<file path="flow/config.mk">
export PLATFORM = sky130hd
export DESIGN_NAME = ALU
export DESIGN_NICKNAME = ALU
export VERILOG_FILES = /design/flow/design.v
export SDC_FILE = /design/flow/constraint.sdc
export NUM_CORES = 4
export LEC_CHECK = 0
export CAP_MARGIN = 20
export CORE_MARGIN = 2
export CORE_UTILIZATION = 65
export CTS_CLUSTER_DIAMETER = 84
export SLEW_MARGIN = 20
</file>
<file path="flow/constraint.sdc">
create_clock -name core_clock -period 37.5 [get_ports {clk}]
set_input_delay 7.5000 -clock core_clock [delete_from_list [all_inputs] [get_ports {clk}]]
set_output_delay 7.5000 -clock core_clock [all_outputs]
set_load 0.01 [all_outputs]
</file>
<file path="flow/design.v">
`timescale 1ns/1ns
module ALU (
    input  logic clk,
    input  logic rst_n,
    input  logic [5:0] alu_op,
    input  logic word,
    input  logic [15:0] a,
    input  logic [15:0] b,
    input  logic cf_in,
    input  logic [4:0] shift_cnt,
    output logic [15:0] result
);
    logic [15:0] a_in, b_in;
    parameter ADD = 6'b000000;
    parameter SUB = 6'b000001;
    parameter CMP = 6'b000010;
    parameter INC = 6'b000011;
    parameter DEC = 6'b000100;
    parameter NEG = 6'b000101;
    parameter AND = 6'b000110;
    parameter OR = 6'b000111;
    parameter XOR = 6'b001000;
    parameter NOT = 6'b001001;
    parameter TEST = 6'b001010;
    parameter SHL = 6'b001011;
    parameter SHR = 6'b001100;
    parameter SAR = 6'b001101;
    parameter ROL = 6'b001110;
    parameter ROR = 6'b001111;
    parameter RCL = 6'b010000;
    parameter RCR = 6'b010001;
    parameter MUL = 6'b010010;
    parameter IMUL = 6'b010011;
    parameter DIV = 6'b010100;
    parameter IDIV = 6'b010101;
    always @(posedge clk or negedge rst_n) begin
        if (!rst_n) begin
            a_in <= 0;
            b_in <= 0;
        end else begin
            case(alu_op)
                ADD: begin
                    result <= a + b;
                end
                SUB: begin
                    result <= a - b;
                end
                CMP: begin
                    result <= a - b;
                end
                INC: begin
                    result <= a + 1;
                end
                DEC: begin
                    result <= a - 1;
                end
                NEG: begin
                    result <= 0 - a;
                end
                AND: begin
                    result <= a & b;
                end
                OR: begin
                    result <= a | b;
                end
                XOR: begin
                    result <= a ^ b;
                end
                NOT: begin
                    result <= ~a;
                end
                TEST: begin
                    result <= a & b;
                end
                SHL: begin
                    result <= a << shift_cnt;
                end
                SHR: begin
                    result <= a >> shift_cnt;
                end
                SAR: begin
                    result <= a >>> shift_cnt;
                end
                ROL: begin
                    result <= {a[15:0], a[15:0]};
                end
                ROR: begin
                    result <= {a[0], a[15:1]};
                end
                RCL: begin
                    result <= {a[15:0], cf_in};
                end
                RCR: begin
                    result <= {cf_in, a[15:0]};
                end
                MUL: begin
                    result <= a * b;    
                end
                IMUL: begin
                    result <= a * b;    
                end
                DIV: begin
                    result <= (b == 16'd0) ? 16'hFFFF : a / b;
                end
                IDIV: begin
                    result <= (b == 16'd0) ? 16'hFFFF : a / b;
                end
            endcase
        end
    end
endmodule
</file>
<file path="flow/run.sh">
#!/bin/bash
# the make line also repeats each setting of config.mk as NAME=value (left out here)
make -C /OpenROAD-flow-scripts/flow DESIGN_CONFIG=/design/flow/config.mk WORK_HOME=/design/flow/orfs CLKGATE_MAP_FILE= finish
</file>
==> results of run 1 <==
-- per-stage QoR --
stage                     TNS (ns)  total power, mW
final                            0            0.609
after CTS                        0            0.587
after global placement           0            0.544
after detailed placement         0            0.563
after floorplan                  0            0.404
after global routing        -0.110            0.654
-- timing repair --
item / CTS / global route
endpoints found under the hold margin: 0 / 0
gates resized: 0 / 19
buffers inserted: 0 / 7
setup endpoints to repair: 0 / 2
-- routing by layer --
layer  vias up  share of wire, %  routed length (um)
met5         -                 0                   0
met4         0               7.9                4550
met3       296                11                6500
met2      1097                43               24700
met1      8159                38               21600
li1       7905                 -                   -
-- cell type report --
class | count | area, sq um
clock inverter | 1 | 3.75
antenna | 1 | 2.50
clock buffer | 3 | 75.1
timing repair buffer | 131 | 1140
inverter | 181 | 679
fill | 2110 | 7020
tap | 324 | 405
sequential | 16 | 480
multi-input combinational | 1845 | 14300
==> flow_summary.ini, run 1 <==
; yosys + openroad results
[status]
status = no timing/DRC/antenna violations

[timing]
final-setup-viol-count = 0
report.final.slew_viol_count = 0
hold_viol = 0
whs_ns = 8.28
clock.fmax_ghz = 0.0275
slew_headroom_pct = 17.2
worst_slew_pin_slew_ns = 1.21
finalClockPeriodUsage_pct = 96.9
fin_crit_ns = 36.34
fin_ws_ns = 1.16

[detailed_routing]
via_per_inst = 6.98
routedWlPerCell_um = 22.9
routed_wl_mm = 57.4
vias = 17457
postRouteAntennaNets = 0
drtIter0Drc = 2007
dr.pass1.iters = 6
drc = 0

[worst_setup_path]
cpLargestDelayFamily = AND-OR/OR-AND gates
critical_path_class = input pin to flop
required_ns = 37.45
crit_path_frequent_cell = ha_1
setup.worst_path.end = result[0]
end_kind = flop
slowest_delay_ns = 0.63
arrival_ns = 36.29
crit_buf_inv = 10
critical_path.max_fanout = 14
cp.depth = 118
slowest_stage = clkdlybuf4s50_1
startpoint = b[13]
crit_path_start_kind = input pin

[placement]
hpwlAfterDp_mm = 43.5
place_ws_ns = 0.722
placed_area_sq_um = 16900
io_buffers = 61
gp_congestion = 1.02
dp.cells = 2490

[floorplan]
fp_util_pct = 65.7
die_w_um = 160
rows = 57
core_sq_um = 24100
die.size.y_um = 160
die_area_sq_um = 25600
io_pins = 63

[synthesis]
edf_count = 16
postSynthCellCount = 2158
yosys_cells = 2158
numSynthFlops = 16
top_cell = ha_1
logic_family = adder cells
ys_sh_aoi_pct = 27.1
fp_nets = 2524
ff_type = edfxtp_1
simple_gate_share_pct = 21.6
xor_area_share_pct = 6.74
ys_warn_count = 1
synthTopCellsByArea = ha_1 (19%), fa_1 (10%), nand2_1 (5.3%)
syn_area_sq_um = 15800
yosysSeqAreaShare_pct = 3.03
syn_area_per_cell_sq_um = 7.34
common_cells = ha_1 (238), nand2_1 (222), nor2_1 (207)
top_area_share_pct = 18.8
muxShareOfSynthArea_pct = 4.97
synth_chip_area_sq_um = 15800
yosysTopAreaCell = ha_1
synth.distinct_cells = 95
adder_share_pct = 29.0
async_flop_share_pct = 0

[power]
p_sw_share_pct = 57.6
power_frac_seq_pct = 3.8
power_clock_mw = 0.0206
p_sw_mw = 0.350
intPower_mw = 0.259
leakagePower_nw = 7.59
power-per-cell-area_nw_per_um2 = 35.6
ir_worst_vdd_uv = 52.5
powerComb_mw = 0.565
power_frac_comb_pct = 92.8
powerSeq_mw = 0.0232
power.group.top = combinational logic
p_clk_share_pct = 3.4

[clocking]
cts-root-buf = clkbuf_16
h-tree-depth = 1
cts_tree = yes
cts_made_buffers = 3
clk_pin_slew_ns = 0.05
numClockSinks = 16
postCtsHoldBufs = 0
clock_path_buffers = 2

[global_route]
met1_usage_pct = 54.0
grt_max_degree = 43
grt.overflow.total = 0
grt_usage_pct = 43.4
grt_pass1_vias = 16486
grt_use_met3_pct = 8.99
antenna_found_initial = 1
grt-busiest-layer = met2
grt_pass1_wl_mm = 88.7
gr-usage-met2_pct = 67.9

[worst_hold_path]
hold_class = input pin to flop
min_delay_worst_endpoint = result[15]
hp-start = rst_n
holdPathStages = 2

[final_layout]
nets = 2544
fin_util_pct = 70.9
final_area_sq_um = 17100
fin_cells = 2502
area_growth_pct = 7.84

[flow_run]
warning_count = 50
maxCapViolCount = 0
==> run 2: changes to the inputs <==
Settings changed: CTS_CLUSTER_DIAMETER 84 to unset.
Clock period 37.5 ns to 80.7 ns, I/O delays scaled along.
==> flow_summary.ini, run 2 <==
; yosys + openroad results
[status]
status = no timing/DRC/antenna violations

[synthesis]
top_cell = ha_1
ys_warn_count = 1
common_cells = ha_1 (238), nand2_1 (222), nor2_1 (207)
ys_sh_aoi_pct = 27.1
simple_gate_share_pct = 21.6
synth.distinct_cells = 95
xor_area_share_pct = 6.74
numSynthFlops = 16
postSynthCellCount = 2158
synthTopCellsByArea = ha_1 (19%), fa_1 (10%), nand2_1 (5.3%)
syn_area_sq_um = 15800
yosysTopAreaCell = ha_1
yosys_cells = 2158
async_flop_share_pct = 0
ff_type = edfxtp_1
top_area_share_pct = 18.8
adder_share_pct = 29.0
synth_chip_area_sq_um = 15800
fp_nets = 2524
muxShareOfSynthArea_pct = 4.97
yosysSeqAreaShare_pct = 3.03
logic_family = adder cells
syn_area_per_cell_sq_um = 7.34
edf_count = 16

[power]
ir_worst_vdd_uv = 41.4
powerSeq_mw = 0.0108
p_clk_share_pct = 3.5
power-per-cell-area_nw_per_um2 = 16.6
intPower_mw = 0.119
power_frac_seq_pct = 3.9
power_frac_comb_pct = 92.7
powerComb_mw = 0.258
leakagePower_nw = 7.47
power.group.top = combinational logic
power_clock_mw = 0.00967
p_sw_share_pct = 57.2
p_sw_mw = 0.159

[placement]
place_ws_ns = 32.94
gp_congestion = 1.01
placed_area_sq_um = 16700
io_buffers = 61
hpwlAfterDp_mm = 43.2

[worst_setup_path]
required_ns = 80.64
slowest_stage = nor4_2
setup.worst_path.end = result[0]
critical_path.max_fanout = 21
cpLargestDelayFamily = AND-OR/OR-AND gates
crit_path_start_kind = input pin
cp.depth = 112
critical_path_class = input pin to flop
startpoint = b[14]
arrival_ns = 48.70
crit_path_frequent_cell = ha_1
end_kind = flop
slowest_delay_ns = 0.84
crit_buf_inv = 7

[detailed_routing]
dr.pass1.iters = 8
routed_wl_mm = 57.3
drc = 0
via_per_inst = 7.00
postRouteAntennaNets = 0
routedWlPerCell_um = 23.1
vias = 17341
drtIter0Drc = 2322

[timing]
report.final.slew_viol_count = 0
slew_headroom_pct = 15.1
fin_crit_ns = 48.76
worst_slew_pin_slew_ns = 1.24
hold_viol = 0
clock.fmax_ghz = 0.0205
rsz0062_at_grt = no
setup_tns_ns = 0
final-setup-viol-count = 0
finalClockPeriodUsage_pct = 60.4
fin_ws_ns = 31.94

[floorplan]
die_w_um = 160
core_sq_um = 24100
io_pins = 63
rows = 57
die_area_sq_um = 25600
fp_util_pct = 65.7
die.size.y_um = 160

[clocking]
numClockSinks = 16
cts_made_buffers = 3
cts_resized = 0
cts_tree = yes
postCtsSetupBuffers = 0
cts-root-buf = clkbuf_16
clock_path_buffers = 2
postCtsHoldBufs = 0
h-tree-depth = 1
clk_pin_slew_ns = 0.05

[global_route]
grt_usage_pct = 43.7
grt_pass1_wl_mm = 89.3
grt.overflow.total = 0
grt_max_degree = 43
antenna_found_initial = 1
grt_pass1_vias = 16363

[flow_run]
warning_count = 50
maxCapViolCount = 0

[final_layout]
nets = 2520
final_area_sq_um = 16800
area_growth_pct = 6.21

[worst_hold_path]
hold_class = input pin to flop
min_delay_worst_endpoint = result[14]
holdPathStages = 2
hp-start = rst_n
-- run 2: layout make-up --
class                   instances  area, sq um
diodes                          1         2.50
clock buffers                   3         75.1
clock inverters                 1         3.75
fillers                      2118         7270
inverters                     181          679
multi-input cells            1845        14200
flip-flops and latches         16          480
well taps                     324          405
repair buffers                107          956
-- run 2: layer usage --
| metal | vias to the layer above | wire length, um | GRT usage (%) |
|---|---|---|---|
| li1 | 7856 | - | - |
| met1 | 8004 | 21400 | 55.6 |
| met2 | 1141 | 24000 | 68.4 |
| met3 | 340 | 6950 | 7.79 |
| met4 | 0 | 4880 | 28.5 |
| met5 | - | 0 | 0 |
-- run 2: through the flow --
stage	total power [mW]	utilization [%]	cells	hold slack (ns)
finish	0.279	69.8	2478	16.91
global route	0.300	69.8	2477	16.98
CTS	0.272	69.8	2477	16.95
detailed placement	0.261	69.5	2473	16.95
global placement	0.252	69.5	2473	16.95
floorplan	0.188	-	2158	16.49
==> run 3: changes to the inputs <==
Settings changed: CORE_UTILIZATION 65 to 66, CTS_CLUSTER_DIAMETER set to 339, HOLD_SLACK_MARGIN set to -0.09, SETUP_SLACK_MARGIN set to -2.0.
Clock period 80.7 ns to 29.6 ns, I/O delays scaled along.
==> flow_summary.ini, run 3 <==
; yosys + openroad results
[status]
status = complete, but fails checks
so.violations = negative setup slack

[clocking]
clk_pin_slew_ns = 0.05
h-tree-depth = 1
postCtsHoldBufs = 0
cts_tree = yes
clock_path_buffers = 2
cts_made_buffers = 3
cts-root-buf = clkbuf_16
numClockSinks = 16

[floorplan]
rows = 56
die_w_um = 159
die.size.y_um = 159
io_pins = 63
fp_util_pct = 67.3
die_area_sq_um = 25300
core_sq_um = 23500

[synthesis]
fp_nets = 2524
yosysSeqAreaShare_pct = 3.03
top_cell = ha_1
logic_family = adder cells
adder_share_pct = 29.0
ff_type = edfxtp_1
numSynthFlops = 16
common_cells = ha_1 (238), nand2_1 (222), nor2_1 (207)
ys_sh_aoi_pct = 27.1
simple_gate_share_pct = 21.6
synth_chip_area_sq_um = 15800
yosysTopAreaCell = ha_1
async_flop_share_pct = 0
postSynthCellCount = 2158
synth.distinct_cells = 95
ys_warn_count = 1
edf_count = 16
syn_area_per_cell_sq_um = 7.34
xor_area_share_pct = 6.74
yosys_cells = 2158
synthTopCellsByArea = ha_1 (19%), fa_1 (10%), nand2_1 (5.3%)
syn_area_sq_um = 15800
top_area_share_pct = 18.8
muxShareOfSynthArea_pct = 4.97

[power]
power_frac_seq_pct = 3.6
power.group.top = combinational logic
intPower_mw = 0.386
power_frac_comb_pct = 93.2
power_clock_mw = 0.0265
power-per-cell-area_nw_per_um2 = 40.4
leakagePower_nw = 9.62
ir_worst_vdd_uv = 97.8
p_sw_mw = 0.443
powerComb_mw = 0.773
p_sw_share_pct = 53.5
p_clk_share_pct = 3.2
powerSeq_mw = 0.0295

[worst_setup_path]
crit_buf_inv = 19
end_kind = flop
arrival_ns = 32.95
cpLargestDelayFamily = AND-OR/OR-AND gates
setup.worst_path.end = result[0]
slowest_delay_ns = 0.61
cp.depth = 119
critical_path_class = input pin to flop
critical_path.max_fanout = 9
slowest_stage = or4b_2
startpoint = a[15]
crit_path_start_kind = input pin
crit_path_frequent_cell = buf_4
required_ns = 29.55

[worst_hold_path]
holdPathStages = 2
min_delay_worst_endpoint = result[9]
hp-start = rst_n
hold_class = input pin to flop

[placement]
placed_area_sq_um = 19700
hpwlAfterDp_mm = 48.9
gp_congestion = 1.11
io_buffers = 61
place_ws_ns = -3.48

[timing]
final-setup-viol-count = 2
slew_headroom_pct = 25.3
fin_crit_ns = 32.99
fin_ws_ns = -3.39
report.final.slew_viol_count = 0
finalClockPeriodUsage_pct = 111
worst_slew_pin_slew_ns = 1.09
clock.fmax_ghz = 0.0303
hold_viol = 0
rsz0062_at_grt = yes

[detailed_routing]
drc = 0
vias = 21178
routedWlPerCell_um = 25.6
postRouteAntennaNets = 0
routed_wl_mm = 74.0
dr.pass1.iters = 15
drtIter0Drc = 3891
via_per_inst = 7.32

[final_layout]
nets = 2939
fin_util_pct = 87.2
final_area_sq_um = 20500
area_growth_pct = 29.6

[global_route]
grt_pass1_vias = 19856
grt_usage_pct = 49.6
antenna_found_initial = 4
grt_pass1_wl_mm = 102
grt_max_degree = 43
grt.overflow.total = 0

[flow_run]
maxCapViolCount = 0
warning_count = 51
## run 3: final cells by class
cell class                      count  area [sq um]
Antenna cell                        2          5.00
Clock buffer                        3          75.1
Clock inverter                      1          3.75
Fill cell                        1267          3010
Inverter                          181           682
Multi-Input combinational cell   1845         14800
Sequential cell                    16           480
Tap cell                          319           399
Timing Repair Buffer              526          4110
## run 3: stage by stage
step                      TNS, ns  cells  power (mW)  hold WS [ns]
final                       -5.32   2893       0.829          6.70
after global routing        -6.62   2891       0.882          6.75
after CTS                   -2.58   2875       0.773          6.70
after detailed placement    -5.62   2862       0.734          6.73
after global placement      -3.96   2862       0.695          6.73
after floorplan             -2.32   2158       0.511          6.27
## run 3: layer usage
layer,vias up,wire length (um),GRT usage (%)
met1,9411,23700,58.3
met4,2,8820,39.9
met2,2211,29400,76.5
met3,874,12100,13.5
met5,-,13,0
li1,8680,-,-
## run 3: repair_timing
action                                  CTS  global route
resized                                  45            81
endpoints found under the setup margin    2             2
buffers inserted                         11            22
gates cloned                              0             0
pin swaps                                 9            39
==> run 4: changes to the inputs <==
Settings changed: CORE_UTILIZATION 66 to 40, CTS_CLUSTER_DIAMETER 339 to unset, HOLD_SLACK_MARGIN -0.09 to unset, SETUP_SLACK_MARGIN -2.0 to unset.
Clock period 29.6 ns to 39.2 ns, I/O delays scaled along.
==> flow_summary.ini, run 4 <==
; yosys + openroad results
[status]
status = no timing/DRC/antenna violations

[power]
p_clk_share_pct = 3.6
ir_worst_vdd_uv = 45.5
p_sw_share_pct = 55.0
p_sw_mw = 0.298
power_clock_mw = 0.0197
intPower_mw = 0.244
leakagePower_nw = 7.55
finalPower_mw = 0.541
power-per-cell-area_nw_per_um2 = 31.5
power_frac_comb_pct = 92.3
powerComb_mw = 0.499
power.group.top = combinational logic
power_frac_seq_pct = 4.1
powerSeq_mw = 0.0222

[synthesis]
adder_share_pct = 29.0
synthTopCellsByArea = ha_1 (19%), fa_1 (10%), nand2_1 (5.3%)
top_area_share_pct = 18.8
muxShareOfSynthArea_pct = 4.97
syn_area_sq_um = 15800
numSynthFlops = 16
postSynthCellCount = 2158
yosysSeqAreaShare_pct = 3.03
synth_chip_area_sq_um = 15800
ff_type = edfxtp_1
logic_family = adder cells
syn_area_per_cell_sq_um = 7.34
common_cells = ha_1 (238), nand2_1 (222), nor2_1 (207)
edf_count = 16
fp_nets = 2524
yosysTopAreaCell = ha_1
async_flop_share_pct = 0
simple_gate_share_pct = 21.6
yosys_cells = 2158
ys_sh_aoi_pct = 27.1
synth.distinct_cells = 95
ys_warn_count = 1
top_cell = ha_1
xor_area_share_pct = 6.74

[clocking]
h-tree-depth = 1
postCtsHoldBufs = 0
cts_made_buffers = 3
cts_tree = yes
clk_pin_slew_ns = 0.05
cts-root-buf = clkbuf_16
numClockSinks = 16
clock_path_buffers = 2

[global_route]
grt_pass1_wl_mm = 91.8
grt_usage_pct = 28.1
grt_pass1_vias = 16140
grt_max_degree = 43
antenna_found_initial = 0
grt.overflow.total = 0

[placement]
io_buffers = 61
gp_congestion = 1.03
place_ws_ns = 1.30
hpwlAfterDp_mm = 45.1
dp.cells = 2675
placed_area_sq_um = 17100

[timing]
fin_ws_ns = 1.92
hold_viol = 0
final-setup-viol-count = 0
fin_crit_ns = 37.28
report.final.slew_viol_count = 0
finalClockPeriodUsage_pct = 95.1
slew_headroom_pct = 32.4
setup_tns_ns = 0
worst_slew_pin_slew_ns = 0.988
clock.fmax_ghz = 0.0268

[worst_setup_path]
cp.depth = 113
critical_path_class = input pin to flop
setup.worst_path.end = result[0]
slowest_delay_ns = 0.68
crit_path_start_kind = input pin
slowest_stage = clkdlybuf4s50_1
cpLargestDelayFamily = AND-OR/OR-AND gates
crit_buf_inv = 9
required_ns = 39.16
arrival_ns = 37.24
critical_path.max_fanout = 16
crit_path_frequent_cell = ha_1
startpoint = b[12]
end_kind = flop

[detailed_routing]
dr_wl_met2_mm = 26.8
vias = 16868
via_per_inst = 6.29
wl_met3_mm = 5.14
routedWlPerCell_um = 22.1
routed_wl_mm = 59.3
wl_met1_mm = 24.5
dr.pass1.iters = 7
top_layer = met4
diodes = 0
drtIter0Drc = 1689
drc = 0
postRouteAntennaNets = 0

[worst_hold_path]
holdPathStages = 2
hold_class = input pin to flop
hp-start = rst_n
min_delay_worst_endpoint = result[0]

[final_layout]
final_area_sq_um = 17200
area_growth_pct = 8.50
nets = 2530
fin_cells = 2681
fillers = 4037

[floorplan]
die_w_um = 203
die.size.y_um = 203
io_pins = 63
core_sq_um = 38900
fp_util_pct = 40.7
rows = 72
die_area_sq_um = 41200

[flow_run]
warning_count = 48
maxCapViolCount = 0
run 4: per-layer routing:
| layer | vias to the layer above | track usage, % |
|---|---|---|
| li1 | 7858 | - |
| met2 | 824 | 46.7 |
| met1 | 8015 | 36.9 |
| met4 | 0 | 11.8 |
| met3 | 171 | 3.05 |
| met5 | - | 0 |
run 4: area by class of cell:
class / count / area, sq um / area share [%]
clock inverter: 1 / 3.75 / 0.0218
tap: 518 / 648 / 3.77
inverter: 181 / 679 / 3.95
timing repair buffer: 117 / 1040 / 6.05
clock buffer: 3 / 75.1 / 0.437
sequential: 16 / 480 / 2.79
multi-input combinational: 1845 / 14300 / 83.0
run 4: through the flow:
| step | utilization (%) | hold WS (ns) |
|---|---|---|
| after floorplan | - | 8.19 |
| after global placement | 43.8 | 8.65 |
| after detailed placement | 43.8 | 8.65 |
| after CTS | 44.0 | 8.64 |
| after global routing | 44.2 | 8.71 |
| final | 44.2 | 8.65 |
run 4: repair_timing:
item	CTS	global route
endpoints found under the setup margin	0	1
gates resized	0	10
buffers inserted	0	2
hold endpoints to repair	0	0
==> run 5: changes to the inputs <==
Settings changed: CORE_UTILIZATION 40 to 65, CTS_CLUSTER_DIAMETER set to 98, HOLD_SLACK_MARGIN set to -0.08, MAX_ROUTING_LAYER set to met4, SETUP_SLACK_MARGIN set to 5.0.
Clock period 39.2 ns to 36.7 ns, I/O delays scaled along.
==> flow_summary.ini, run 5 <==
; generated from flow reports
[placement]
io_buffers = 61
hpwlAfterDp_mm = 43.8
gp_congestion = 1.05
placed_area_sq_um = 17000
place_ws_ns = 0.511

[clocking]
cts-root-buf = clkbuf_16
h-tree-depth = 1
postCtsHoldBufs = 0
clock_path_buffers = 2
numClockSinks = 16
cts_made_buffers = 3

[synthesis]
simple_gate_share_pct = 21.6
postSynthCellCount = 2158
yosys_cells = 2158
top_cell = ha_1
muxShareOfSynthArea_pct = 4.97
syn_area_sq_um = 15800
async_flop_share_pct = 0
synth.distinct_cells = 95
ys_sh_aoi_pct = 27.1
yosysTopAreaCell = ha_1
top_area_share_pct = 18.8
logic_family = adder cells
xor_area_share_pct = 6.74
common_cells = ha_1 (238), nand2_1 (222), nor2_1 (207)
adder_share_pct = 29.0
edf_count = 16
synthTopCellsByArea = ha_1 (19%), fa_1 (10%), nand2_1 (5.3%)
fp_nets = 2524
yosysSeqAreaShare_pct = 3.03
synth_chip_area_sq_um = 15800
ff_type = edfxtp_1
syn_area_per_cell_sq_um = 7.34
ys_warn_count = 1
numSynthFlops = 16

[floorplan]
io_pins = 63
fp_util_pct = 65.7
core_sq_um = 24100
die_area_sq_um = 25600
die.size.y_um = 160
die_w_um = 160
rows = 57

[status]
status = stopped before the end
error_line = [ERROR GRT-0232] Routing congestion too high. Check the congestion heatmap in the GUI.
failing_step = global routing (5_1_grt)

[global_route]
grt.overflow.total = 5
grt_usage_pct = 79.2
[run 5: metrics by stage]
| step | std cells | hold slack, ns |
|---|---|---|
| 4_1_cts | 2562 | 8.09 |
| 3_5_place_dp | 2495 | 8.15 |
| 3_3_place_gp | 2495 | 8.15 |
| 2_1_floorplan | 2158 | 7.69 |
[run 5: what timing repair did]
item | CTS
setup endpoints to repair | 3
buffers inserted | 62
gates resized | 154
cloned | 1
pin swaps | 56
[run 5: layer usage]
layer / GRT overflow / GRT usage [%]
met1: 0 / 78.4
met2: 4 / 93.6
met3: 0 / 65.7
met4: 1 / 72.4
met5: - / -
==> run 6: changes to the inputs <==
Settings changed: ABC_AREA set to 1, CELL_PAD_IN_SITES_GLOBAL_PLACEMENT set to 2, CORE_ASPECT_RATIO set to 0.79, CORE_UTILIZATION 65 to 36, CTS_CLUSTER_DIAMETER 98 to unset, CTS_CLUSTER_SIZE set to 97, GPL_ROUTABILITY_DRIVEN set to 0, GPL_TIMING_DRIVEN set to 1, HOLD_SLACK_MARGIN -0.08 to 0.28, MAX_ROUTING_LAYER met4 to met5, PLACE_DENSITY set to 0.69, SETUP_SLACK_MARGIN 5.0 to unset.
Clock period 36.7 ns to 69.8 ns, I/O delays scaled along.
==> flow_summary.ini, run 6 <==
; yosys + openroad results
[status]
status = no timing/DRC/antenna violations

[synthesis]
syn_area_sq_um = 16000
top_cell = nand2_1
synth_chip_area_sq_um = 16000
ys_warn_count = 1
async_flop_share_pct = 0
yosys_cells = 2548
adder_share_pct = 28.7
synth.distinct_cells = 70
edf_count = 16
simple_gate_share_pct = 31.6
numSynthFlops = 16
common_cells = nand2_1 (658), inv_1 (439), ha_1 (238)
ff_type = edfxtp_1
ys_sh_aoi_pct = 17.2
logic_family = simple AND/OR/NAND/NOR gates
fp_nets = 2914
xor_area_share_pct = 5.73
top_area_share_pct = 18.6
syn_area_per_cell_sq_um = 6.30
postSynthCellCount = 2548
muxShareOfSynthArea_pct = 0.312
synthTopCellsByArea = ha_1 (19%), nand2_1 (15%), inv_1 (10%)
yosysSeqAreaShare_pct = 3.00
yosysTopAreaCell = ha_1

[floorplan]
die_w_um = 241
die_area_sq_um = 46300
rows = 68
die.size.y_um = 192
fp_util_pct = 36.6
core_sq_um = 43800
io_pins = 63

[power]
power_frac_comb_pct = 90.1
finalPower_mw = 0.273
p_clk_share_pct = 5.0
p_sw_mw = 0.156
powerComb_mw = 0.246
powerSeq_mw = 0.0132
power-per-cell-area_nw_per_um2 = 15.7
power_clock_mw = 0.0137
leakagePower_nw = 9.38
intPower_mw = 0.117
power.group.top = combinational logic
p_sw_share_pct = 57.1
power_frac_seq_pct = 4.9
ir_worst_vdd_uv = 10.8

[timing]
finalClockPeriodUsage_pct = 62.6
worst_slew_pin_slew_ns = 1.12
setup_tns_ns = 0
final-setup-viol-count = 0
report.final.slew_viol_count = 0
hold_viol = 0
rsz0062_at_grt = no
slew_headroom_pct = 24.5
clock.fmax_ghz = 0.0229
fin_crit_ns = 43.68

[worst_hold_path]
min_delay_worst_endpoint = result[5]
hold_class = input pin to flop
hp-start = a[5]
holdPathStages = 5

[clocking]
postCtsHoldBufs = 0
clock_path_buffers = 2
h-tree-depth = 1
numClockSinks = 16
postCtsSetupBuffers = 0
cts_tree = yes
clk_pin_slew_ns = 0.07
cts-root-buf = clkbuf_16
cts_made_buffers = 3
cts_resized = 0

[detailed_routing]
routed_wl_mm = 65.5
dr_wl_met2_mm = 26.0
wl_met3_mm = 5.80
postRouteAntennaNets = 0
vias = 16766
dr.pass1.iters = 6
wl_met1_mm = 33.2
drc = 0
drtIter0Drc = 1464
routedWlPerCell_um = 20.7
top_layer = met4
via_per_inst = 5.31

[worst_setup_path]
critical_path.max_fanout = 19
end_kind = flop
critical_path_class = input pin to flop
cpLargestDelayFamily = simple AND/OR/NAND/NOR gates
arrival_ns = 43.61
cp.depth = 175
crit_buf_inv = 22
slowest_stage = clkdlybuf4s50_1
required_ns = 69.73
slowest_delay_ns = 0.71
crit_path_frequent_cell = nand2_1
setup.worst_path.end = result[0]
startpoint = b[0]
crit_path_start_kind = input pin

[global_route]
antenna_found_initial = 0
grt_usage_pct = 28.6
grt_max_degree = 34
grt_pass1_wl_mm = 98.3
grt_pass1_vias = 15655
grt.overflow.total = 0

[final_layout]
final_area_sq_um = 17400
area_growth_pct = 8.45
fillers = 4831
nets = 2931

[placement]
io_buffers = 61
placed_area_sq_um = 17300
hpwlAfterDp_mm = 51.8

[flow_run]
maxCapViolCount = 0
warning_count = 50
[run 6: area by class of cell]
cell class	instances	area, sq um	share of cell area (%)
Timing Repair Buffer	109	971	5.58
Tap cell	595	744	4.28
Multi-Input combinational cell	1981	13400	77.1
Clock inverter	1	3.75	0.0216
Sequential cell	16	480	2.76
Clock buffer	3	75.1	0.432
Inverter	454	1710	9.83
Antenna cell	1	2.50	0.0144
[run 6: routing by layer]
| metal | track usage, % | up-vias |
|---|---|---|
| li1 | - | 8302 |
| met1 | 44.2 | 7846 |
| met2 | 41.5 | 575 |
| met3 | 6.01 | 43 |
| met4 | 2.21 | 0 |
| met5 | 0 | - |
[run 6: metrics by stage]
step           utilization, %  setup WS [ns]  hold slack, ns  std cells
2_1_floorplan               -          33.79           14.25       2548
3_3_place_gp             39.5          25.84           14.77       3154
3_5_place_dp             39.5          25.82           14.77       3154
4_1_cts                  39.7          26.07           14.78       3158
5_1_grt                  39.7          22.77           14.80       3159
6_report                 39.7          26.12           14.80       3160
==> run 7: changes to the inputs <==
Settings changed: ABC_AREA 1 to unset, CORE_ASPECT_RATIO 0.79 to 1.98, CORE_UTILIZATION 36 to 29, CTS_CLUSTER_DIAMETER set to 215, CTS_CLUSTER_SIZE 97 to 98, GPL_ROUTABILITY_DRIVEN 0 to unset, GPL_TIMING_DRIVEN 1 to unset, HOLD_SLACK_MARGIN 0.28 to -0.06, MAX_ROUTING_LAYER met5 to unset, PLACE_DENSITY 0.69 to unset, TNS_END_PERCENT set to 5.
Clock period 69.8 ns to 100.0 ns, I/O delays scaled along.
==> flow_summary.ini, run 7 <==
; yosys + openroad results
[status]
status = no timing/DRC/antenna violations

[clocking]
clock_path_buffers = 2
clk_pin_slew_ns = 0.05
cts_tree = yes
postCtsSetupBuffers = 0
numClockSinks = 16
cts-root-buf = clkbuf_16
cts_resized = 0
postCtsHoldBufs = 0
cts_made_buffers = 3
h-tree-depth = 1

[detailed_routing]
routedWlPerCell_um = 27.7
vias = 16959
dr.pass1.iters = 8
drc = 0
drtIter0Drc = 1125
postRouteAntennaNets = 0
routed_wl_mm = 78.7
via_per_inst = 5.96

[timing]
finalClockPeriodUsage_pct = 54.1
final-setup-viol-count = 0
fin_ws_ns = 45.86
setup_tns_ns = 0
report.final.slew_viol_count = 0
slew_headroom_pct = 18.1
fin_crit_ns = 54.14
worst_slew_pin_slew_ns = 1.23
hold_viol = 0
rsz0062_at_grt = no
clock.fmax_ghz = 0.0185

[global_route]
grt_pass1_wl_mm = 113
antenna_found_initial = 6
met1_usage_pct = 26.6
grt-busiest-layer = met2
grt.overflow.total = 0
grt_max_degree = 43
gr-usage-met2_pct = 51.7
grt_usage_pct = 27.3
grt_pass1_vias = 17381
grt_use_met3_pct = 2.92

[worst_hold_path]
min_delay_worst_endpoint = result[3]
hold_class = input pin to flop
hp-start = rst_n
holdPathStages = 2

[worst_setup_path]
crit_buf_inv = 6
startpoint = b[6]
setup.worst_path.end = result[0]
critical_path_class = input pin to flop
arrival_ns = 54.10
required_ns = 99.96
cp.depth = 107
end_kind = flop
critical_path.max_fanout = 21
crit_path_start_kind = input pin
slowest_stage = clkdlybuf4s50_1
cpLargestDelayFamily = AND-OR/OR-AND gates
crit_path_frequent_cell = ha_1
slowest_delay_ns = 0.87

[floorplan]
core_sq_um = 54100
rows = 120
die_w_um = 170
die_area_sq_um = 56600
die.size.y_um = 333
io_pins = 63
fp_util_pct = 29.3

[synthesis]
postSynthCellCount = 2158
yosysSeqAreaShare_pct = 3.03
top_cell = ha_1
muxShareOfSynthArea_pct = 4.97
simple_gate_share_pct = 21.6
common_cells = ha_1 (238), nand2_1 (222), nor2_1 (207)
ff_type = edfxtp_1
numSynthFlops = 16
syn_area_per_cell_sq_um = 7.34
yosys_cells = 2158
ys_warn_count = 1
syn_area_sq_um = 15800
xor_area_share_pct = 6.74
synthTopCellsByArea = ha_1 (19%), fa_1 (10%), nand2_1 (5.3%)
synth_chip_area_sq_um = 15800
edf_count = 16
adder_share_pct = 29.0
synth.distinct_cells = 95
fp_nets = 2524
top_area_share_pct = 18.8
logic_family = adder cells
async_flop_share_pct = 0
yosysTopAreaCell = ha_1
ys_sh_aoi_pct = 27.1

[power]
p_clk_share_pct = 3.4
powerComb_mw = 0.212
power-per-cell-area_nw_per_um2 = 13.1
leakagePower_nw = 7.55
p_sw_share_pct = 57.4
finalPower_mw = 0.228
power_clock_mw = 0.00775
ir_worst_vdd_uv = 20.9
power_frac_seq_pct = 3.9
power.group.top = combinational logic
intPower_mw = 0.0971
power_frac_comb_pct = 92.8
powerSeq_mw = 0.00879
p_sw_mw = 0.131

[flow_run]
maxCapViolCount = 0
warning_count = 48

[placement]
io_buffers = 61
hpwlAfterDp_mm = 62.6
place_ws_ns = 45.21
gp_congestion = 0.933
placed_area_sq_um = 17400

[final_layout]
nets = 2539
final_area_sq_um = 17400
area_growth_pct = 10.1
==> run 7: cell type report <==
cell class	count	area [sq um]
Fill cell	5948	36600
Sequential cell	16	480
Tap cell	671	840
Clock inverter	1	3.75
Clock buffer	3	75.1
Antenna cell	2	5.00
Timing Repair Buffer	126	1100
Multi-Input combinational cell	1845	14300
Inverter	181	679
==> run 7: through the flow <==
stage	hold WS, ns	cells	utilization [%]
after global routing	20.87	2844	32.3
after floorplan	20.35	2158	-
after global placement	20.81	2838	32.1
final	20.79	2845	32.3
after detailed placement	20.82	2838	32.1
after CTS	20.81	2842	32.3
==> run 7: layer usage <==
metal  up-vias  share of wire (%)
met5         -              0.067
met4         8                9.0
met3       230                3.8
met2       558                 53
met1      8274                 34
li1       7889                  -
==> run 8: changes to the inputs <==
Settings changed: CELL_PAD_IN_SITES_GLOBAL_PLACEMENT 2 to unset, CORE_ASPECT_RATIO 1.98 to 0.5, CORE_UTILIZATION 29 to 40, CTS_CLUSTER_DIAMETER 215 to unset, CTS_CLUSTER_SIZE 98 to unset, GPL_ROUTABILITY_DRIVEN set to 0, HOLD_SLACK_MARGIN -0.06 to unset, TNS_END_PERCENT 5 to 15.
==> flow_summary.ini, run 8 <==
; yosys + openroad results
[detailed_routing]
vias = 16826
routed_wl_mm = 59.4
dr.pass1.iters = 6
drtIter0Drc = 1630
postRouteAntennaNets = 0
routedWlPerCell_um = 22.0
via_per_inst = 6.24
drc = 0

[timing]
setup_tns_ns = 0
worst_slew_pin_slew_ns = 0.978
fin_crit_ns = 51.99
report.final.slew_viol_count = 0
whs_ns = 20.79
hold_viol = 0
slew_headroom_pct = 33.9
final-setup-viol-count = 0
clock.fmax_ghz = 0.0192
rsz0062_at_grt = no
finalClockPeriodUsage_pct = 52.0

[synthesis]
yosysSeqAreaShare_pct = 3.03
top_cell = ha_1
synth.distinct_cells = 95
syn_area_per_cell_sq_um = 7.34
yosysTopAreaCell = ha_1
adder_share_pct = 29.0
synthTopCellsByArea = ha_1 (19%), fa_1 (10%), nand2_1 (5.3%)
async_flop_share_pct = 0
simple_gate_share_pct = 21.6
postSynthCellCount = 2158
logic_family = adder cells
ff_type = edfxtp_1
yosys_cells = 2158
fp_nets = 2524
top_area_share_pct = 18.8
common_cells = ha_1 (238), nand2_1 (222), nor2_1 (207)
synth_chip_area_sq_um = 15800
numSynthFlops = 16
ys_warn_count = 1
edf_count = 16
ys_sh_aoi_pct = 27.1
muxShareOfSynthArea_pct = 4.97
xor_area_share_pct = 6.74
syn_area_sq_um = 15800

[worst_hold_path]
min_delay_worst_endpoint = result[2]
hp-start = rst_n
holdPathStages = 2
hold_class = input pin to flop

[power]
power_clock_mw = 0.00763
power-per-cell-area_nw_per_um2 = 12.2
p_sw_mw = 0.113
ir_worst_vdd_uv = 20.5
intPower_mw = 0.0959
power_frac_comb_pct = 92.2
power.group.top = combinational logic
finalPower_mw = 0.209
p_clk_share_pct = 3.6
power_frac_seq_pct = 4.2
powerComb_mw = 0.193
p_sw_share_pct = 54.2
leakagePower_nw = 7.52
powerSeq_mw = 0.00875

[clocking]
numClockSinks = 16
clk_pin_slew_ns = 0.05
h-tree-depth = 1
cts_tree = yes
postCtsHoldBufs = 0
cts_made_buffers = 3
clock_path_buffers = 2
cts_resized = 0
cts-root-buf = clkbuf_16
postCtsSetupBuffers = 0

[worst_setup_path]
critical_path_class = input pin to flop
slowest_delay_ns = 0.79
end_kind = flop
crit_path_frequent_cell = ha_1
slowest_stage = a41oi_1
critical_path.max_fanout = 21
cp.depth = 113
crit_path_start_kind = input pin
cpLargestDelayFamily = AND-OR/OR-AND gates
setup.worst_path.end = result[0]
crit_buf_inv = 8
arrival_ns = 51.94
required_ns = 99.94
startpoint = b[15]

[floorplan]
die.size.y_um = 145
die_w_um = 285
die_area_sq_um = 41300
core_sq_um = 39000
io_pins = 63
fp_util_pct = 40.6
rows = 51

[global_route]
antenna_found_initial = 0
grt.overflow.total = 0
grt_pass1_wl_mm = 90.9
grt_max_degree = 43
grt_usage_pct = 28.1
grt_pass1_vias = 15799

[final_layout]
fillers = 4022
area_growth_pct = 8.42
fin_cells = 2696
nets = 2532

[status]
status = no timing/DRC/antenna violations

[flow_run]
maxCapViolCount = 0
warning_count = 48

[placement]
dp.cells = 2691
hpwlAfterDp_mm = 44.8
io_buffers = 61
[run 8: layout make-up]
cell class	count	area, sq um	area share [%]
Inverter	181	679	3.95
Clock buffer	3	75.1	0.437
Clock inverter	1	3.75	0.0218
Sequential cell	16	480	2.80
Tap cell	530	663	3.86
Antenna cell	1	2.50	0.0146
Multi-Input combinational cell	1845	14200	82.8
Timing Repair Buffer	119	1050	6.09
[run 8: routing by layer]
metal	track usage [%]	vias up	routed length (um)
li1	-	7865	-
met4	7.80	0	1720
met3	4.86	133	6040
met1	38.9	8014	26000
met2	45.1	814	25700
met5	0	-	0
[run 8: stage by stage]
stage | instance area, sq um | setup WS, ns | util, %
2_1_floorplan | 15800 | 53.80 | -
4_1_cts | 17200 | 48.73 | 44.1
5_1_grt | 17200 | 45.96 | 44.1
3_3_place_gp | 17100 | 48.44 | 43.9
3_5_place_dp | 17100 | 48.58 | 43.9
6_report | 17200 | 48.01 | 44.1
==> run 9: changes to the inputs <==
Settings changed: CORE_ASPECT_RATIO 0.5 to unset, CORE_UTILIZATION 40 to 56, GPL_ROUTABILITY_DRIVEN 0 to unset, TNS_END_PERCENT 15 to unset.
Clock period 100.0 ns to 54.6 ns, I/O delays scaled along.
==> flow_summary.ini, run 9 <==
; yosys + openroad results
[status]
status = no timing/DRC/antenna violations

[power]
finalPower_mw = 0.393
intPower_mw = 0.176
p_sw_share_pct = 55.3
p_sw_mw = 0.217
power-per-cell-area_nw_per_um2 = 23.2
power_clock_mw = 0.0141
leakagePower_nw = 7.46
power_frac_comb_pct = 92.3
powerComb_mw = 0.363
p_clk_share_pct = 3.6
power_frac_seq_pct = 4.1
power.group.top = combinational logic
ir_worst_vdd_uv = 55.7
powerSeq_mw = 0.0160

[synthesis]
ff_type = edfxtp_1
common_cells = ha_1 (238), nand2_1 (222), nor2_1 (207)
yosysSeqAreaShare_pct = 3.03
postSynthCellCount = 2158
simple_gate_share_pct = 21.6
numSynthFlops = 16
synth.distinct_cells = 95
ys_sh_aoi_pct = 27.1
synth_chip_area_sq_um = 15800
logic_family = adder cells
adder_share_pct = 29.0
yosys_cells = 2158
ys_warn_count = 1
fp_nets = 2524
synthTopCellsByArea = ha_1 (19%), fa_1 (10%), nand2_1 (5.3%)
top_cell = ha_1
syn_area_sq_um = 15800
yosysTopAreaCell = ha_1
xor_area_share_pct = 6.74
async_flop_share_pct = 0
edf_count = 16
top_area_share_pct = 18.8
syn_area_per_cell_sq_um = 7.34
muxShareOfSynthArea_pct = 4.97

[floorplan]
io_pins = 63
core_sq_um = 27900
die_w_um = 172
rows = 61
die.size.y_um = 172
fp_util_pct = 56.9
die_area_sq_um = 29700

[clocking]
numClockSinks = 16
h-tree-depth = 1
cts_resized = 0
clk_pin_slew_ns = 0.05
cts-root-buf = clkbuf_16
clock_path_buffers = 2
cts_tree = yes
postCtsSetupBuffers = 0
postCtsHoldBufs = 0
cts_made_buffers = 3

[final_layout]
nets = 2520
fin_util_pct = 60.7
fin_cells = 2533
area_growth_pct = 6.72
fillers = 2618

[global_route]
grt_pass1_vias = 15774
grt_max_degree = 43
grt_usage_pct = 38.7
antenna_found_initial = 1
grt.overflow.total = 0
grt_pass1_wl_mm = 88.5

[detailed_routing]
vias = 16903
via_per_inst = 6.67
dr.pass1.iters = 8
drc = 0
routed_wl_mm = 57.9
postRouteAntennaNets = 0
routedWlPerCell_um = 22.9
drtIter0Drc = 1898

[worst_hold_path]
holdPathStages = 2
hp-start = rst_n
hold_class = input pin to flop
min_delay_worst_endpoint = result[1]

[timing]
worst_slew_pin_slew_ns = 1.28
finalClockPeriodUsage_pct = 79.7
fin_crit_ns = 43.54
report.final.slew_viol_count = 0
setup_tns_ns = 0
final-setup-viol-count = 0
clock.fmax_ghz = 0.0230
rsz0062_at_grt = no
slew_headroom_pct = 12.7
hold_viol = 0

[worst_setup_path]
cpLargestDelayFamily = AND-OR/OR-AND gates
required_ns = 54.54
slowest_delay_ns = 0.86
startpoint = b[5]
critical_path_class = input pin to flop
crit_path_start_kind = input pin
end_kind = flop
setup.worst_path.end = result[0]
critical_path.max_fanout = 21
slowest_stage = clkdlybuf4s50_1
arrival_ns = 43.47
cp.depth = 111
crit_buf_inv = 7
crit_path_frequent_cell = ha_1

[placement]
gp_congestion = 0.996
hpwlAfterDp_mm = 44.2
dp.cells = 2527
io_buffers = 61

[flow_run]
warning_count = 50
maxCapViolCount = 0
[run 9: cell type report]
cell class	instances	area, sq um	share of cell area, %
Multi-Input combinational cell	1845	14200	84.2
Timing Repair Buffer	107	956	5.65
Inverter	181	679	4.02
Sequential cell	16	480	2.84
Tap cell	378	473	2.80
Clock buffer	3	75.1	0.444
Antenna cell	2	5.00	0.0296
Clock inverter	1	3.75	0.0222
[run 9: through the flow]
step                      cell area (sq um)  setup WS [ns]  hold WS, ns
final                                 16900          11.06        11.70
after global routing                  16900           8.87        11.76
after CTS                             16900          11.98        11.72
after detailed placement              16800          11.79        11.73
after global placement                16800          12.18        11.73
after floorplan                       15800          17.48        11.27
[run 9: metal layers]
layer	wire, um	global-route usage (%)	up-vias
li1	-	-	7839
met1	23500	51.1	7952
met2	25100	60.7	924
met3	5750	6.29	188
met4	3630	20.7	0
met5	0	0	-
==> run 10: changes to the inputs <==
Settings changed: ABC_AREA set to 1, CELL_PAD_IN_SITES_DETAIL_PLACEMENT set to 2, CELL_PAD_IN_SITES_GLOBAL_PLACEMENT set to 0, CORE_ASPECT_RATIO set to 0.91, CORE_UTILIZATION 56 to 52, GPL_TIMING_DRIVEN set to 0, MIN_ROUTING_LAYER set to met2, SETUP_SLACK_MARGIN set to 1.63, TNS_END_PERCENT set to 20.
Clock period 54.6 ns to 100.0 ns, I/O delays scaled along.
==> flow_summary.ini, run 10 <==
; generated from flow reports
[status]
error_line = [ERROR DPL-0033] detailed placement checks failed during check placement.
status = stopped before the end
failing_step = detailed placement (3_5_place_dp)

[synthesis]
adder_share_pct = 28.7
yosysSeqAreaShare_pct = 3.00
synth.distinct_cells = 70
common_cells = nand2_1 (658), inv_1 (439), ha_1 (238)
syn_area_sq_um = 16000
yosysTopAreaCell = ha_1
fp_nets = 2914
numSynthFlops = 16
yosys_cells = 2548
ff_type = edfxtp_1
ys_sh_aoi_pct = 17.2
synthTopCellsByArea = ha_1 (19%), nand2_1 (15%), inv_1 (10%)
postSynthCellCount = 2548
xor_area_share_pct = 5.73
edf_count = 16
synth_chip_area_sq_um = 16000
top_cell = nand2_1
muxShareOfSynthArea_pct = 0.312
top_area_share_pct = 18.6
async_flop_share_pct = 0
logic_family = simple AND/OR/NAND/NOR gates
ys_warn_count = 1
syn_area_per_cell_sq_um = 6.30
simple_gate_share_pct = 31.6

[floorplan]
fp_util_pct = 52.7
die_w_um = 188
die_area_sq_um = 32300
die.size.y_um = 172
core_sq_um = 30500
rows = 61
io_pins = 63

[placement]
gp_congestion = 1.14
io_buffers = 58
==> run 10: per-stage QoR <==
stage          cell area (sq um)  setup slack [ns]  instances  total power, mW  hold slack, ns
2_1_floorplan              16000             57.95       2548            0.135           20.29
3_3_place_gp               17100             52.63       3015            0.171           20.81
==> run 11: changes to the inputs <==
Settings changed: CELL_PAD_IN_SITES_DETAIL_PLACEMENT 2 to unset, CELL_PAD_IN_SITES_GLOBAL_PLACEMENT 0 to unset, CORE_ASPECT_RATIO 0.91 to unset, CORE_UTILIZATION 52 to 58, GPL_TIMING_DRIVEN 0 to unset, MIN_ROUTING_LAYER met2 to unset, SETUP_SLACK_MARGIN 1.63 to unset, TNS_END_PERCENT 20 to unset.
Clock period 100.0 ns to 68.8 ns, I/O delays scaled along.
==> flow_summary.ini, run 11 <==
; yosys + openroad results
[clocking]
postCtsHoldBufs = 0
cts-root-buf = clkbuf_16
postCtsSetupBuffers = 0
numClockSinks = 16
cts_tree = yes
clk_pin_slew_ns = 0.05
clock_path_buffers = 2
cts_resized = 0
h-tree-depth = 1
cts_made_buffers = 3

[power]
intPower_mw = 0.118
powerSeq_mw = 0.0133
leakagePower_nw = 9.30
ir_worst_vdd_uv = 18.3
power_frac_comb_pct = 90.5
p_sw_mw = 0.148
finalPower_mw = 0.266
power.group.top = combinational logic
power_clock_mw = 0.0120
p_sw_share_pct = 55.6
powerComb_mw = 0.241
power_frac_seq_pct = 5.0
power-per-cell-area_nw_per_um2 = 15.7
p_clk_share_pct = 4.5

[floorplan]
die.size.y_um = 170
die_area_sq_um = 29000
rows = 60
fp_util_pct = 59.4
core_sq_um = 27000
die_w_um = 170
io_pins = 63

[synthesis]
ys_sh_aoi_pct = 17.2
synth.distinct_cells = 70
numSynthFlops = 16
yosysSeqAreaShare_pct = 3.00
syn_area_sq_um = 16000
simple_gate_share_pct = 31.6
yosysTopAreaCell = ha_1
logic_family = simple AND/OR/NAND/NOR gates
async_flop_share_pct = 0
synth_chip_area_sq_um = 16000
yosys_cells = 2548
xor_area_share_pct = 5.73
postSynthCellCount = 2548
common_cells = nand2_1 (658), inv_1 (439), ha_1 (238)
adder_share_pct = 28.7
muxShareOfSynthArea_pct = 0.312
fp_nets = 2914
edf_count = 16
top_cell = nand2_1
top_area_share_pct = 18.6
syn_area_per_cell_sq_um = 6.30
synthTopCellsByArea = ha_1 (19%), nand2_1 (15%), inv_1 (10%)
ff_type = edfxtp_1
ys_warn_count = 1

[worst_setup_path]
startpoint = b[5]
setup.worst_path.end = result[0]
slowest_delay_ns = 0.89
end_kind = flop
crit_path_frequent_cell = nand2_1
cpLargestDelayFamily = simple AND/OR/NAND/NOR gates
critical_path.max_fanout = 18
crit_buf_inv = 19
cp.depth = 175
required_ns = 68.78
slowest_stage = clkdlybuf4s50_1
arrival_ns = 42.62
critical_path_class = input pin to flop
crit_path_start_kind = input pin

[global_route]
grt_usage_pct = 36.9
grt_pass1_wl_mm = 84.5
grt.overflow.total = 0
grt_pass1_vias = 16112
antenna_found_initial = 1
grt_max_degree = 34

[flow_run]
maxCapViolCount = 0
warning_count = 50

[timing]
rsz0062_at_grt = no
setup_tns_ns = 0
whs_ns = 14.53
clock.fmax_ghz = 0.0235
report.final.slew_viol_count = 0
hold_viol = 0
final-setup-viol-count = 0
worst_slew_pin_slew_ns = 0.997
finalClockPeriodUsage_pct = 62.0
fin_crit_ns = 42.64
slew_headroom_pct = 31.8

[detailed_routing]
diodes = 0
routedWlPerCell_um = 18.5
via_per_inst = 5.91
drc = 0
dr.pass1.iters = 6
drtIter0Drc = 1450
postRouteAntennaNets = 0
routed_wl_mm = 53.4
vias = 17094

[worst_hold_path]
hp-start = cf_in
min_delay_worst_endpoint = result[0]
hold_class = input pin to flop
holdPathStages = 5

[final_layout]
fin_cells = 2890
fillers = 2690
fin_util_pct = 62.7
area_growth_pct = 5.72
nets = 2916

[status]
status = no timing/DRC/antenna violations

[placement]
gp_congestion = 0.982
hpwlAfterDp_mm = 41.1
io_buffers = 61
dp.cells = 2886
-- run 11: stage by stage --
step	setup slack, ns	instance area (sq um)
after floorplan	32.99	16000
after global placement	26.71	16900
after detailed placement	26.13	16900
after CTS	26.32	17000
after global routing	23.08	17000
final	26.16	17000
-- run 11: area by class of cell --
type	count	area, sq um	share of cell area (%)
clock buffer	3	75.1	0.443
clock inverter	1	3.75	0.0221
inverter	454	1710	10.1
multi-input combinational	1981	13400	79.0
sequential	16	480	2.83
tap	341	427	2.52
timing repair buffer	94	858	5.06
-- run 11: routing by layer --
layer	vias up	track usage, %	share of wire (%)
met4	0	16.9	5.2
li1	8281	-	-
met5	-	0	0
met1	7882	46.8	41
met3	191	3.88	8.1
met2	740	63.1	46
==> run 12: changes to the inputs <==
Settings changed: ABC_AREA 1 to unset, CELL_PAD_IN_SITES_DETAIL_PLACEMENT set to 2, CELL_PAD_IN_SITES_GLOBAL_PLACEMENT set to 3, CORE_ASPECT_RATIO set to 0.91, CORE_UTILIZATION 58 to 40.
Clock period 68.8 ns to 100.0 ns, I/O delays scaled along.
==> flow_summary.ini, run 12 <==
; yosys + openroad results
[timing]
setup_tns_ns = 0
worst_slew_pin_slew_ns = 1.12
fin_ws_ns = 47.27
rsz0062_at_grt = no
slew_headroom_pct = 24.8
final-setup-viol-count = 0
clock.fmax_ghz = 0.0190
report.final.slew_viol_count = 0
hold_viol = 0
finalClockPeriodUsage_pct = 52.7
fin_crit_ns = 52.73

[clocking]
numClockSinks = 16
cts_tree = yes
postCtsSetupBuffers = 0
cts_resized = 0
h-tree-depth = 1
clock_path_buffers = 2
postCtsHoldBufs = 0
cts-root-buf = clkbuf_16
clk_pin_slew_ns = 0.06
cts_made_buffers = 3

[worst_setup_path]
startpoint = b[13]
cp.depth = 112
crit_path_start_kind = input pin
required_ns = 99.97
crit_buf_inv = 7
slowest_stage = nor2_1
critical_path.max_fanout = 21
setup.worst_path.end = result[0]
crit_path_frequent_cell = ha_1
end_kind = flop
critical_path_class = input pin to flop
cpLargestDelayFamily = AND-OR/OR-AND gates
slowest_delay_ns = 0.87
arrival_ns = 52.70

[synthesis]
syn_area_sq_um = 15800
postSynthCellCount = 2158
ys_warn_count = 1
synth.distinct_cells = 95
muxShareOfSynthArea_pct = 4.97
async_flop_share_pct = 0
yosysSeqAreaShare_pct = 3.03
yosysTopAreaCell = ha_1
top_area_share_pct = 18.8
synthTopCellsByArea = ha_1 (19%), fa_1 (10%), nand2_1 (5.3%)
yosys_cells = 2158
xor_area_share_pct = 6.74
syn_area_per_cell_sq_um = 7.34
synth_chip_area_sq_um = 15800
top_cell = ha_1
logic_family = adder cells
ff_type = edfxtp_1
adder_share_pct = 29.0
edf_count = 16
ys_sh_aoi_pct = 27.1
simple_gate_share_pct = 21.6
numSynthFlops = 16
fp_nets = 2524
common_cells = ha_1 (238), nand2_1 (222), nor2_1 (207)

[placement]
io_buffers = 61
hpwlAfterDp_mm = 58.1
place_ws_ns = 47.16
gp_congestion = 0.916

[power]
power.group.top = combinational logic
leakagePower_nw = 7.53
intPower_mw = 0.0977
p_sw_share_pct = 57.6
p_clk_share_pct = 3.9
power-per-cell-area_nw_per_um2 = 13.4
power_clock_mw = 0.00891
powerComb_mw = 0.213
p_sw_mw = 0.132
ir_worst_vdd_uv = 18.3
powerSeq_mw = 0.00872
power_frac_seq_pct = 3.8
power_frac_comb_pct = 92.3

[detailed_routing]
routed_wl_mm = 74.2
vias = 17541
drtIter0Drc = 1404
drc = 0
diodes = 0
routedWlPerCell_um = 27.5
postRouteAntennaNets = 0
dr.pass1.iters = 6
via_per_inst = 6.50

[global_route]
grt.overflow.total = 0
grt_pass1_wl_mm = 113
grt_usage_pct = 35.6
grt_max_degree = 43
antenna_found_initial = 2
grt_pass1_vias = 18712

[worst_hold_path]
min_delay_worst_endpoint = result[0]
holdPathStages = 5
hold_class = input pin to flop
hp-start = cf_in

[floorplan]
core_sq_um = 39000
fp_util_pct = 40.6
die_w_um = 213
io_pins = 63
die_area_sq_um = 41200
die.size.y_um = 194
rows = 69

[final_layout]
area_growth_pct = 8.65
nets = 2532

[status]
status = no timing/DRC/antenna violations

[flow_run]
maxCapViolCount = 0
warning_count = 50
## run 12: cell type report
| class | instances | area, sq um |
|---|---|---|
| well taps | 532 | 666 |
| multi-input cells | 1845 | 14300 |
| repair buffers | 119 | 1050 |
| inverters | 181 | 679 |
| fillers | 4628 | 21800 |
| clock buffers | 3 | 75.1 |
| clock inverters | 1 | 3.75 |
| flip-flops and latches | 16 | 480 |
## run 12: per-stage QoR
stage	std cells	utilization (%)	area (sq um)	total power, mW	hold WS (ns)
4_1_cts	2697	44.1	17200	0.227	20.83
3_3_place_gp	2693	43.9	17100	0.207	20.81
3_5_place_dp	2693	43.9	17100	0.217	20.82
5_1_grt	2697	44.1	17200	0.250	20.82
2_1_floorplan	2158	-	15800	0.151	20.35
6_report	2697	44.1	17200	0.230	20.85
## run 12: per-layer routing
metal  global-route usage, %  vias to the layer above  part of all wire, %
met1                    49.7                     9047                   46
li1                        -                     7847                    -
met4                    7.72                        2                  1.9
met3                    4.58                       81                  6.7
met5                       0                        -                0.012
met2                    58.2                      564                   46
==> run 13: changes to the inputs <==
Settings changed: CELL_PAD_IN_SITES_DETAIL_PLACEMENT 2 to unset, CELL_PAD_IN_SITES_GLOBAL_PLACEMENT 3 to unset, CORE_ASPECT_RATIO 0.91 to unset, CORE_UTILIZATION 40 to 58.
Clock period 100.0 ns to 34.4 ns, I/O delays scaled along.
==> flow_summary.ini, run 13 <==
; yosys + openroad results
[floorplan]
rows = 60
io_pins = 63
die_w_um = 169
die_area_sq_um = 28700
core_sq_um = 26900
die.size.y_um = 169
fp_util_pct = 59.0

[detailed_routing]
dr.pass1.iters = 9
drtIter0Drc = 2109
routedWlPerCell_um = 22.7
via_per_inst = 6.73
vias = 17295
drc = 0
routed_wl_mm = 58.4
diodes = 0
postRouteAntennaNets = 0

[synthesis]
adder_share_pct = 29.0
ys_sh_aoi_pct = 27.1
syn_area_sq_um = 15800
yosysSeqAreaShare_pct = 3.03
simple_gate_share_pct = 21.6
synth.distinct_cells = 95
yosys_cells = 2158
ys_warn_count = 1
logic_family = adder cells
synthTopCellsByArea = ha_1 (19%), fa_1 (10%), nand2_1 (5.3%)
postSynthCellCount = 2158
fp_nets = 2524
syn_area_per_cell_sq_um = 7.34
synth_chip_area_sq_um = 15800
common_cells = ha_1 (238), nand2_1 (222), nor2_1 (207)
ff_type = edfxtp_1
edf_count = 16
muxShareOfSynthArea_pct = 4.97
yosysTopAreaCell = ha_1
top_area_share_pct = 18.8
top_cell = ha_1
xor_area_share_pct = 6.74
async_flop_share_pct = 0
numSynthFlops = 16

[final_layout]
fin_util_pct = 65.6
fin_cells = 2570
area_growth_pct = 11.3
nets = 2596
final_area_sq_um = 17600

[worst_setup_path]
critical_path.max_fanout = 11
critical_path_class = input pin to flop
crit_path_frequent_cell = ha_1
slowest_delay_ns = 0.62
crit_buf_inv = 15
arrival_ns = 33.10
slowest_stage = clkdlybuf4s50_1
cp.depth = 116
end_kind = flop
cpLargestDelayFamily = AND-OR/OR-AND gates
setup.worst_path.end = result[0]
crit_path_start_kind = input pin
startpoint = b[13]
required_ns = 34.34

[clocking]
numClockSinks = 16
cts_tree = yes
cts-root-buf = clkbuf_16
postCtsHoldBufs = 0
clk_pin_slew_ns = 0.05
clock_path_buffers = 2
h-tree-depth = 1
cts_made_buffers = 3

[power]
powerComb_mw = 0.576
p_sw_share_pct = 54.3
intPower_mw = 0.285
power_frac_seq_pct = 4.1
power-per-cell-area_nw_per_um2 = 35.4
p_clk_share_pct = 3.6
p_sw_mw = 0.339
power.group.top = combinational logic
leakagePower_nw = 7.87
power_clock_mw = 0.0223
finalPower_mw = 0.624
powerSeq_mw = 0.0253
power_frac_comb_pct = 92.4
ir_worst_vdd_uv = 81.2

[global_route]
grt_pass1_wl_mm = 90.3
antenna_found_initial = 1
grt.overflow.total = 0
grt_pass1_vias = 16460
grt_max_degree = 43
grt_usage_pct = 39.9

[timing]
fin_ws_ns = 1.24
setup_tns_ns = 0
final-setup-viol-count = 0
report.final.slew_viol_count = 0
hold_viol = 0
finalClockPeriodUsage_pct = 96.4
fin_crit_ns = 33.16
slew_headroom_pct = 17.0
worst_slew_pin_slew_ns = 1.21
whs_ns = 7.66
clock.fmax_ghz = 0.0302

[flow_run]
warning_count = 50
maxCapViolCount = 0

[worst_hold_path]
hp-start = rst_n
holdPathStages = 2
hold_class = input pin to flop
min_delay_worst_endpoint = result[10]

[placement]
gp_congestion = 0.990
placed_area_sq_um = 17300
hpwlAfterDp_mm = 44.8
io_buffers = 61
place_ws_ns = 0.0458
dp.cells = 2556

[status]
status = no timing/DRC/antenna violations
[run 13: cell type report]
cell class	instances	area, sq um
clock buffers	3	75.1
clock inverters	1	3.75
fillers	2517	9230
inverters	181	683
multi-input cells	1845	14400
flip-flops and latches	16	480
well taps	341	427
repair buffers	183	1530
[run 13: layer usage]
metal	vias to the layer above	global-route usage, %	wire length, um
li1	7990	-	-
met1	8112	52.2	23100
met2	955	64.3	25400
met3	238	5.78	6070
met4	0	20.3	3810
met5	-	0	0
[run 13: repair_timing]
| item | CTS | global route |
|---|---|---|
| resized | 0 | 55 |
| setup endpoints to repair | 0 | 2 |
| buffers inserted | 0 | 10 |
==> run 14: changes to the inputs <==
Settings changed: CORE_UTILIZATION 58 to 61, TNS_END_PERCENT set to 5.
Clock period 34.4 ns to 29.5 ns, I/O delays scaled along.
==> flow_summary.ini, run 14 <==
; generated from flow reports
[synthesis]
yosys_cells = 2158
top_cell = ha_1
simple_gate_share_pct = 21.6
postSynthCellCount = 2158
muxShareOfSynthArea_pct = 4.97
common_cells = ha_1 (238), nand2_1 (222), nor2_1 (207)
yosysTopAreaCell = ha_1
logic_family = adder cells
numSynthFlops = 16
synth_chip_area_sq_um = 15800
ys_sh_aoi_pct = 27.1
xor_area_share_pct = 6.74
async_flop_share_pct = 0
adder_share_pct = 29.0
edf_count = 16
synthTopCellsByArea = ha_1 (19%), fa_1 (10%), nand2_1 (5.3%)
synth.distinct_cells = 95
yosysSeqAreaShare_pct = 3.03
syn_area_sq_um = 15800
top_area_share_pct = 18.8
ys_warn_count = 1
syn_area_per_cell_sq_um = 7.34
fp_nets = 2524
ff_type = edfxtp_1

[status]
failing_step = global routing (5_1_grt)
error_line = [ERROR GRT-0232] Routing congestion too high. Check the congestion heatmap in the GUI.
status = stopped before the end

[placement]
gp_congestion = 1.06
dp.cells = 2883
placed_area_sq_um = 20000
hpwlAfterDp_mm = 51.0
io_buffers = 61

[floorplan]
core_sq_um = 25300
die_area_sq_um = 27300
die.size.y_um = 165
die_w_um = 165
rows = 58
fp_util_pct = 62.6
io_pins = 63

[clocking]
cts_made_buffers = 3
numClockSinks = 16
clock_path_buffers = 2
h-tree-depth = 1
cts-root-buf = clkbuf_16

[global_route]
grt.overflow.total = 178
grt_usage_pct = 80.5
[run 14: through the flow]
| stage | utilization, % | worst slack, ns |
|---|---|---|
| floorplan | - | 0.0145 |
| global placement | 78.8 | -2.04 |
| detailed placement | 78.8 | -2.68 |
| CTS | 83.5 | 0.000790 |
[run 14: timing repair]
| item | 4_1_cts |
|---|---|
| pin swaps | 99 |
| cloned | 0 |
| buffers inserted | 51 |
| hold buffers | 0 |
| endpoints found under the setup margin | 2 |
| gates resized | 186 |
[run 14: metal layers]
| metal | GRT overflow | GRT usage (%) |
|---|---|---|
| met1 | 3 | 80.0 |
| met2 | 89 | 94.5 |
| met3 | 6 | 65.9 |
| met4 | 80 | 84.0 |
| met5 | 0 | 41.9 |
Power is estimated from default activity; no workload was simulated.
